run A:
## arkanoid_audio
module arkanoid_audio
(
	input                clk_48m,
	input                reset,       
	input          [9:0] sound_raw,   
	input                pause,
	input                vol_boost,
	output signed [15:0] sound
);
reg [8:0] div;
always @(posedge clk_48m) begin
	if(!reset)
		div <= 9'd0;
	else
		div <= div + 9'd1;
end
wire dcrm_cen = !div;
wire signed [15:0] sound_dcrm;
jt49_dcrm2 #(16) dcrm
(
	.clk(clk_48m),
	.cen(dcrm_cen),
	.rst(~reset),
	.din({5'd0, sound_raw}),
	.dout(sound_dcrm)
);
wire signed [15:0] sound_filtered;
arkanoid_lpf lpf
(
	.clk(clk_48m),
	.reset(~reset),
	.in(sound_dcrm),
	.out(sound_filtered)
);
assign sound = pause ? 16'd0 : vol_boost ? (sound_filtered <<< 16'd5) : (sound_filtered <<< 16'd4);
endmodule
Size: about 100 flip-flops, roughly 30 I/O pins.
clock: 8.52 ns
lec_check: 0
cap_margin: 20
core_margin: 2
core_utilization: 72
cts_cluster_diameter: 400
cts_cluster_size: 98
place_density: 0.39
setup_slack_margin: 1.14
slew_margin: 20
tns_end_percent: 5
run.sh (not shown) runs the stock make flow with config.mk's settings and CLKGATE_MAP_FILE=.
[run A] flow finished | final checks: failed | reasons: setup timing
Input changes introduced in run B (baseline for comparison: run A):
Settings: CTS_CLUSTER_SIZE no longer set, was 98; PLACE_DENSITY no longer set, was 0.39; TNS_END_PERCENT no longer set, was 5; SETUP_SLACK_MARGIN now 3.41, was 1.14; CORE_UTILIZATION now 61, was 72; CTS_CLUSTER_DIAMETER no longer set, was 400; the clock period (ns, I/O delays scaled along) now 13.5, was 8.52.
Findings:
Across both runs, final critical delay including setup and external delays was higher for run B than for run A. Run B vs run A: post-placement cell area down in run B. Run A finished all stages; however, its layout fails the closing checks, the failures being setup timing. Run B has completed all stages; timing, DRC and antenna checks passed. Core utilization: run B lower than run A. Summary of run B over run A: total negative slack moved up; area after synthesis held steady; routed wire length decreased by 7.8% relative to the old numbers; clock network fraction of design power increased by 0.8 points relative to the old numbers. Delta (run B minus run A): clock buffer and inverter area fraction after layout level; first-pass GRT wire length moved down; overall global routing resource usage decreased by 7.2 points relative to the old numbers.
For run C, these inputs were changed with respect to run B:
Settings: a deleted SETUP_SLACK_MARGIN that had been 3.41; a change of CORE_UTILIZATION from 61 to 40; a change of the clock period (ns, I/O delays scaled along) from 13.5 to 10.3.
Notes after the runs:
Changes observed in run C relative to run B: routed wirelength normalized by instance count now smaller, biggest fanout along the worst timing path decreased 1, wire length higher.
[inputs] run D vs run C
Settings: the clock period (ns, I/O delays scaled along) now 20.0, was 10.3.
Notes after the runs:
The post-place instance area was comparable across run C and run D.
Run D against run C: design area went down, met1 global-route usage went down, maximum fanout count along the critical path went up, non-clock buffer total of the final layout went down, worst setup slack went up.
Worst-case vdd ir drop, run C and run D, lower one = run D.
Net switching fraction of the power (run D over run C): increase, 0.21 points


Starting RTL as in the previous note.
clock: 6.35 ns
lec_check: 0
cap_margin: 20
cell_pad_in_sites_detail_placement: 0
cell_pad_in_sites_global_placement: 0
core_aspect_ratio: 0.89
core_margin: 2
core_utilization: 71
cts_cluster_size: 55
gpl_routability_driven: 0
hold_slack_margin: 0.12
max_routing_layer: met4
min_routing_layer: met1
place_density_lb_addon: 0.07
slew_margin: 40
The first run produced a layout that fails on negative setup slack.
Then changed:
- CELL_PAD_IN_SITES_GLOBAL_PLACEMENT: 0 -> not set
- CORE_MARGIN: 2 -> 7
- CORE_UTILIZATION: 71 -> 60
- CTS_CLUSTER_DIAMETER: not set -> 292
- CTS_CLUSTER_SIZE: 55 -> 99
- PLACE_DENSITY: not set -> 0.64
- PLACE_DENSITY_LB_ADDON: 0.07 -> not set
- SETUP_SLACK_MARGIN: not set -> 1.77
- clock period: 6.35 -> 8.89 ns (I/O delays scaled with it)
=> The new run finished with negative setup slack left; register-to-register slack is better by 3100 ps; clock power is lower by about 27%; sequential cell count is unchanged; global-route usage is lower by 18 points; cell count is lower by about 4.4%; total power is lower by about 40%; non-clock buffer count is lower by 212; worst setup slack is better by 3100 ps; area after synthesis is unchanged; sequential power is lower by about 30%; via count is lower by 17%.
Then changed:
- CORE_MARGIN: 7 -> 2
- CORE_UTILIZATION: 60 -> 61
- CTS_CLUSTER_DIAMETER: 292 -> not set
- CTS_CLUSTER_SIZE: 99 -> 55
- PLACE_DENSITY: 0.64 -> not set
- PLACE_DENSITY_LB_ADDON: not set -> 0.09
- SETUP_SLACK_MARGIN: 1.77 -> not set
The changed run completed and failed the layout checks on negative setup slack.
Cell area is lower by 2.5%.
Hold slack gets worse by 4.7 ps.
Count of clock-buffer cells in the layout is higher by 1.
Total power is lower by 4.1%.
Global-route usage is higher by 4.1 points.
Combinational power is lower by about 8%.
Non-clock buffer count is lower by 21.
Wire length is lower by 3.2%.
Die size is lower by 11%.
Then changed:
- CORE_UTILIZATION: 61 -> 72
- CTS_CLUSTER_SIZE: 55 -> 25
- HOLD_SLACK_MARGIN: 0.12 -> -0.08
- PLACE_DENSITY_LB_ADDON: 0.09 -> 0.01
Effect:
- The changed run finished with negative setup slack left
- combinational power is about the same
- non-clock buffer count falls by 14
- setup slack degrades by 130 ps
- sequential power is about the same
- sequential cell count does not change
- total power is lower slightly
- final cell count falls by a few percent
Power and IR drop assume default switching activity.
